==> flow/design.v (excerpt) <==
module motor_ctrl
  #(parameter
    CLK_FREQ = 100_000,
    localparam
    BAND_WIDTH         = 32,
    ONE_ROTATION_PULSE = 630,  
    SAMPLING_RATE      = 100,  
    PWM_PERIOD         = 40,   
    PWM_PERIOD_CYCLE   = (CLK_FREQ / 100_000) * PWM_PERIOD)
   (output logic                  pwm,
    output logic                  dir,
    output logic [BAND_WIDTH-1:0] pulse_width,
    output logic [BAND_WIDTH-1:0] rot_cnt,
    input  logic [31:0]           target_rot_v,
    input  logic [31:0]           p_gain,
    input  logic                  sa,
    input  logic                  sb,
    input  logic                  clk,
    input  logic                  rstn);
For scale: about 6,000 cells after synthesis, roughly 310 flip-flops, ~130 I/O pins, about 54,000 um^2 of cells after synthesis.
export LEC_CHECK = 0
export CAP_MARGIN = 0
export CELL_PAD_IN_SITES_DETAIL_PLACEMENT = 0
export CORE_ASPECT_RATIO = 0.88
export CORE_MARGIN = 2
export CORE_UTILIZATION = 72
export CTS_CLUSTER_DIAMETER = 54
export CTS_CLUSTER_SIZE = 57
export MIN_ROUTING_LAYER = met1
export PLACE_DENSITY_LB_ADDON = 0.0
export SETUP_SLACK_MARGIN = 1.29
export SLEW_MARGIN = 20
export TNS_END_PERCENT = 40
create_clock -name core_clock -period 7.73 [get_ports {clk}]
run.sh (not shown) runs the stock make flow with config.mk's settings and CLKGATE_MAP_FILE=.
The starting point completed with no timing, DRC or antenna violations.
Change:
CAP_MARGIN = 20   (was 0)
CELL_PAD_IN_SITES_DETAIL_PLACEMENT = default   (was 0)
CORE_ASPECT_RATIO = default   (was 0.88)
CTS_CLUSTER_DIAMETER = default   (was 54)
CTS_CLUSTER_SIZE = default   (was 57)
MIN_ROUTING_LAYER = default   (was met1)
SETUP_SLACK_MARGIN = 1.6   (was 1.29)
TNS_END_PERCENT = default   (was 40)
clock period = 5.51 ns   (was 7.73 ns; I/O delays follow)
After rerunning:
- Now the flow finished with negative setup slack left
- first-iteration DRC count grows by 13%
- via count grows by 6.6%
- die area is about the same
- cell area grows by 6.6%
- sequential power grows by 40%
- cell count grows by 4.4%
Change:
SETUP_SLACK_MARGIN = 1.36   (was 1.6)
clock period = 4.81 ns   (was 5.51 ns; I/O delays follow)
The new run produced a layout that fails on negative setup slack.
Die area stays the same.
Via count went up by 3.7%.
Global-route usage went up by 1.2 points.
Cell area went up by 2.8%.
Routed wire length went up by 5.6%.
Total power went up by 19%.
Setup slack got worse by 860 ps.
Change:
ABC_AREA = 1   (was default)
CTS_CLUSTER_DIAMETER = 392   (was default)
CTS_CLUSTER_SIZE = 99   (was default)
HOLD_SLACK_MARGIN = 0.29   (was default)
PLACE_DENSITY_LB_ADDON = 0.12   (was 0.0)
After rerunning: Now the flow aborted during 5_1_grt; die size rose by 7.1%; synthesized cell count rose by 27%; synthesized area rose by 7.2%.
Change:
ABC_AREA = default   (was 1)
CORE_UTILIZATION = 45   (was 72)
CTS_CLUSTER_DIAMETER = default   (was 392)
CTS_CLUSTER_SIZE = default   (was 99)
HOLD_SLACK_MARGIN = default   (was 0.29)
PLACE_DENSITY = 0.6   (was default)
PLACE_DENSITY_LB_ADDON = default   (was 0.12)
SETUP_SLACK_MARGIN = default   (was 1.36)
clock period = 8.84 ns   (was 4.81 ns; I/O delays follow)
Effect: The changed run finished with timing, DRC and antenna clean; die area rises by 48%; synthesized cell count goes down by 21%; area after synthesis went down by 6.8%.
Change:
ABC_AREA = 0   (was default)
CORE_UTILIZATION = 72   (was 45)
HOLD_SLACK_MARGIN = 0.29   (was default)
PLACE_DENSITY = 0.35   (was 0.6)
SETUP_SLACK_MARGIN = 1.36   (was default)
clock period = 4.81 ns   (was 8.84 ns; I/O delays follow)
Result:
- The new run produced a layout that fails on negative setup slack
- routed wire length increases by 13%
- hold slack gains 3.5 ps
- final area grows by 10%
- clock power is higher by 90%
- sequential power went up by 77%
- cell count shrinks by 1.5%
- register-to-register slack loses 3000 ps
- total power came out higher by 100%

========
== job 101 ==
The RTL this note starts from:
==> flow/design.v <==
module rot_encoder
  #(parameter
    BAND_WIDTH = 32)
   (input logic                   sa,
    input logic                   sb,
    output logic [BAND_WIDTH-1:0] count,
    input logic                   clk,
    input logic                   rstn);
   logic [BAND_WIDTH-1:0]         count_r;
   logic [3:0]                    patern;
   logic [1:0]                    sa_q, sb_q;
   always_comb begin
      count  = count_r;
      patern = {sa_q[1], sb_q[1], sa_q[0], sb_q[0]};
   end
   always_ff @(posedge clk) begin
      if(!rstn) begin
         count_r <= 0;
         sa_q    <= 0;
         sb_q    <= 0;
      end
      else begin
         sa_q[1] <= sa_q[0];
         sb_q[1] <= sb_q[0];
         sa_q[0] <= sa;
         sb_q[0] <= sb;
         case(patern)
           4'b0010: count_r <= count_r + 1;
           4'b1011: count_r <= count_r + 1;
           4'b1101: count_r <= count_r + 1;
           4'b0100: count_r <= count_r + 1;
           4'b0001: count_r <= count_r - 1;
           4'b0111: count_r <= count_r - 1;
           4'b1110: count_r <= count_r - 1;
           4'b1000: count_r <= count_r - 1;
           default: count_r <= count_r;
         endcase
      end
   end
endmodule
module pwm_generator
  #(parameter
    BAND_WIDTH       = 32,
    PWM_PERIOD_CYCLE = 1000)
   (input logic [BAND_WIDTH-1:0] width,
    output logic                 pwm,
    input logic                  clk,
    input logic                  rstn);
   logic [BAND_WIDTH-1:0]        count_r;
   always_comb begin
      pwm = (count_r < width) ? 1 : 0;
   end
   always_ff @(posedge clk) begin
      if(!rstn) begin
         count_r <= 0;
      end
      else if(count_r < PWM_PERIOD_CYCLE) begin
         count_r <= count_r + 1;
      end
      else begin
         count_r <= 0;
      end
   end
endmodule
module p_controller
  #(parameter
    BAND_WIDTH         = 32,
    CLK_FREQ           = 100_000_000,
    ONE_ROTATION_PULSE = 630,  
    SAMPLING_RATE      = 100,  
    localparam
    PI_FIXED           = 804,  
    RESOLUTION         = 2 * PI_FIXED * SAMPLING_RATE / ONE_ROTATION_PULSE,
    UPDATE_INTERVAL    = CLK_FREQ / SAMPLING_RATE)
   (input  logic [31:0]           target_rot_v,
    input  logic [31:0]           p_gain,
    input  logic [31:0]           rot_cnt,
    output logic [BAND_WIDTH-1:0] pulse_width,
    input  logic                  clk,
    input  logic                  rstn);
   typedef enum logic [1:0] {STT_GET_ERROR,
                             STT_CALC_TERM,
                             STT_CALC_PULSE,
                             STT_WAIT} p_statetype;
   p_statetype  p_state;
   logic [31:0] cnt_r;
   logic        update_flag;
   logic [31:0] rot_cnt_r;
   logic signed [BAND_WIDTH*2-1:0] pulse_width_r, pulse_width_w;
   logic signed [BAND_WIDTH*2-1:0] rotate_samp_cnt_r;
   logic signed [BAND_WIDTH*2-1:0] error_w;
   logic signed [BAND_WIDTH*2-1:0] error_r, p_error_r;
   logic signed [BAND_WIDTH*2-1:0] p_term_r;
   logic signed [BAND_WIDTH*2-1:0] p_term_w;
   logic [31:0] p_gain_r;
   always_comb begin
      update_flag   = (cnt_r == UPDATE_INTERVAL) ? 1 : 0;
      error_w       = $signed(target_rot_v) - (rotate_samp_cnt_r * $signed(RESOLUTION));
      p_term_w      = ($signed(p_gain_r) * error_r);
      pulse_width_w = pulse_width_r + p_term_r;
      pulse_width   = pulse_width_r;
   end
   always_ff @(posedge clk) begin
      if(!rstn) begin
         p_state           <= STT_WAIT;
         cnt_r             <= 0;
         pulse_width_r     <= 0;
         rotate_samp_cnt_r <= 0;
         rot_cnt_r         <= 0;
         error_r           <= 0;
         p_error_r         <= 0;
         p_term_r          <= 0;
      end
      else begin
         p_gain_r <= p_gain;
         if(update_flag) begin
            cnt_r <= 0;
         end
         else begin
            cnt_r <= cnt_r + 1;
         end
         case(p_state)
           STT_GET_ERROR: begin
              p_error_r <= error_r;
              error_r   <= error_w;
              p_state <= STT_CALC_TERM;
           end
           STT_CALC_TERM: begin
              p_term_r <= p_term_w >>> 16;
              p_state  <= STT_CALC_PULSE;
           end
           STT_CALC_PULSE: begin
              pulse_width_r <= (target_rot_v != 0) ? pulse_width_w : 0;
              p_state       <= STT_WAIT;
           end
           STT_WAIT: begin
              if(update_flag) begin
                 rotate_samp_cnt_r <= $signed(rot_cnt) - $signed(rot_cnt_r);
                 rot_cnt_r         <= rot_cnt;
                 p_state           <= STT_GET_ERROR;
              end
           end
         endcase
      end
   end
endmodule
module motor_ctrl
  #(parameter
    CLK_FREQ = 100_000,
    localparam
    BAND_WIDTH         = 32,
    ONE_ROTATION_PULSE = 630,  
    SAMPLING_RATE      = 100,  
    PWM_PERIOD         = 40,   
    PWM_PERIOD_CYCLE   = (CLK_FREQ / 100_000) * PWM_PERIOD)
   (output logic                  pwm,
    output logic                  dir,
    output logic [BAND_WIDTH-1:0] pulse_width,
    output logic [BAND_WIDTH-1:0] rot_cnt,
    input  logic [31:0]           target_rot_v,
    input  logic [31:0]           p_gain,
    input  logic                  sa,
    input  logic                  sb,
    input  logic                  clk,
    input  logic                  rstn);
   logic [BAND_WIDTH-1:0] pwm_pulse_width;
   pwm_generator #(.BAND_WIDTH(BAND_WIDTH),
                   .PWM_PERIOD_CYCLE(PWM_PERIOD_CYCLE))
   pwm_gen_inst(.width(pwm_pulse_width),
                .pwm(pwm),
                .clk(clk),
                .rstn(rstn));
   rot_encoder #(.BAND_WIDTH(BAND_WIDTH))
   rot_encoder_inst(.sa(sa),
                    .sb(sb),
                    .count(rot_cnt),
                    .clk(clk),
                    .rstn(rstn));
   p_controller #(.BAND_WIDTH(BAND_WIDTH),
                  .CLK_FREQ(CLK_FREQ),
                  .ONE_ROTATION_PULSE(ONE_ROTATION_PULSE),
                  .SAMPLING_RATE(SAMPLING_RATE))
   p_ctrl_inst(.target_rot_v(target_rot_v),
               .p_gain(p_gain),
               .rot_cnt(rot_cnt),
               .pulse_width(pulse_width),
               .clk(clk),
               .rstn(rstn));
   always_comb begin
      dir             = pulse_width[31:31] ? 1'b1 : 1'b0;
      pwm_pulse_width = pulse_width[31:31] ? ~pulse_width : pulse_width;
   end
endmodule
==> flow/config.mk <==
export PLATFORM = sky130hd
export DESIGN_NAME = motor_ctrl
export DESIGN_NICKNAME = motor_ctrl
export VERILOG_FILES = /design/flow/design.v
export SDC_FILE = /design/flow/constraint.sdc
export NUM_CORES = 4
export LEC_CHECK = 0
export CAP_MARGIN = 20
export CORE_MARGIN = 10
export CORE_UTILIZATION = 45
export GPL_TIMING_DRIVEN = 0
export MAX_ROUTING_LAYER = met4
export PLACE_DENSITY = 0.6
export SLEW_MARGIN = 20
==> flow/constraint.sdc <==
create_clock -name core_clock -period 10.0 [get_ports {clk}]
set_input_delay 2.0000 -clock core_clock [delete_from_list [all_inputs] [get_ports {clk}]]
set_output_delay 2.0000 -clock core_clock [all_outputs]
set_load 0.01 [all_outputs]
The inputs of job 102 differ from those of job 101 as listed below.
diff --git a/flow/config.mk b/flow/config.mk
--- a/flow/config.mk
+++ b/flow/config.mk
@@ -9,5 +9,4 @@
-export CORE_MARGIN = 10
-export CORE_UTILIZATION = 45
-export GPL_TIMING_DRIVEN = 0
-export MAX_ROUTING_LAYER = met4
-export PLACE_DENSITY = 0.6
+export CORE_MARGIN = 2
+export CORE_UTILIZATION = 72
+export PLACE_DENSITY = 0.64
+export SETUP_SLACK_MARGIN = -0.54
==> flow/constraint.sdc <==
create_clock -name core_clock -period 5.51 [get_ports {clk}]
set_input_delay 1.1020 -clock core_clock [delete_from_list [all_inputs] [get_ports {clk}]]
set_output_delay 1.1020 -clock core_clock [all_outputs]
set_load 0.01 [all_outputs]
Results
From the logs: job 102 reached the end of the flow and failed the layout checks with negative setup slack. When job 102 is measured against job 101, its combinational fraction of design power turns out 2.8 points higher. As far as remaining routing DRC violations goes, job 102 and job 101 are indistinguishable; the numbers are identical. For the clock tree buffer count of the final layout, job 102 came in about 20% higher than job 101 did. Against job 101, job 102 comes in about 70% higher on non-clock buffer count. Global-route wire length before repair (job 102 vs. job 101) decreases by a few percent. Comparing area growth from synthesis to final layout for job 101 and job 102, the smaller number came from job 101. Sort job 101 and job 102 by final cell count, descending, and job 101 comes first. Critical path depth (job 102 over job 101): decrease, 2. Cell area after layout sits higher in job 102 than in job 101. Job 102 vs job 101: total power draw up.
Here is what was changed in the inputs of job 103 compared with job 102.
diff --git a/flow/config.mk b/flow/config.mk
--- a/flow/config.mk
+++ b/flow/config.mk
@@ -10,3 +10 @@
-export CORE_UTILIZATION = 72
-export PLACE_DENSITY = 0.64
-export SETUP_SLACK_MARGIN = -0.54
+export CORE_UTILIZATION = 67
==> flow/constraint.sdc <==
create_clock -name core_clock -period 4.81 [get_ports {clk}]
set_input_delay 0.9620 -clock core_clock [delete_from_list [all_inputs] [get_ports {clk}]]
set_output_delay 0.9620 -clock core_clock [all_outputs]
set_load 0.01 [all_outputs]
[summary]
Taking job 102 as the reference, in job 103 worst hold slack held; register-to-register setup slack down 0.73 ns; count of final setup violators went up by 40%.
Going from job 102 to job 103, number of antenna violations at the first check in global routing higher, arrival time reported for the critical path endpoint higher, footprint of the multi-input gates higher.
Complete run, failing final checks: job 103, reason negative setup slack.
Input-level comparison between job 104 and job 103:
diff --git a/flow/config.mk b/flow/config.mk
--- a/flow/config.mk
+++ b/flow/config.mk
@@ -10 +10,3 @@
-export CORE_UTILIZATION = 67
+export CORE_UTILIZATION = 72
+export PLACE_DENSITY_LB_ADDON = 0.24
+export SETUP_SLACK_MARGIN = -0.36
==> flow/constraint.sdc <==
create_clock -name core_clock -period 6.6 [get_ports {clk}]
set_input_delay 1.3200 -clock core_clock [delete_from_list [all_inputs] [get_ports {clk}]]
set_output_delay 1.3200 -clock core_clock [all_outputs]
set_load 0.01 [all_outputs]
Job 104: flow complete, layout not clean; failing: negative setup slack
Comparing final worst-path setup slack for job 103 and job 104, the smaller number came from job 103.
Measured against job 104, the total internal power of job 103 comes out at 1.4 times the reference value.
Job 103 → job 104: inserted tap cell count decreased 8.6%; relative contribution of combinational cells to total power decreased 1.7 points; final cell count decreased about 5%; total detailed-routing wirelength decreased 3.0%; setup-violating endpoint count in the final report decreased 35.
Compared with job 103, job 104 shows count of clock-buffer cells in the layout that has gone up by a little under 10%.
Fraction of area in non-clock buffers, job 103 and job 104: smaller value in job 104
Signed area change from the synthesized netlist to the final layout: job 103 and job 104 compared, lower one is job 104
Fraction of met3 tracks used by global routing, job 103 and job 104: smaller value in job 103
Input changes introduced in job 105 (baseline for comparison: job 104):
diff --git a/flow/config.mk b/flow/config.mk
--- a/flow/config.mk
+++ b/flow/config.mk
@@ -10,3 +10,2 @@
-export CORE_UTILIZATION = 72
-export PLACE_DENSITY_LB_ADDON = 0.24
-export SETUP_SLACK_MARGIN = -0.36
+export CORE_UTILIZATION = 39
+export PLACE_DENSITY = 0.6
==> flow/constraint.sdc <==
create_clock -name core_clock -period 8.84 [get_ports {clk}]
set_input_delay 1.7680 -clock core_clock [delete_from_list [all_inputs] [get_ports {clk}]]
set_output_delay 1.7680 -clock core_clock [all_outputs]
set_load 0.01 [all_outputs]
--- outcome ---
- Job 105 went all the way through synthesis, placement and routing and the layout is clean on timing, DRC and antenna.
- When job 105 is measured against job 104, its number of placement rows turns out 37% higher.
- Compared with job 104, in job 105 total vias in the final route moved down; floorplan core density moved down; worst path buffer plus inverter count moved down.
Power figures rest on the tool's default switching activity, not on a simulated workload.
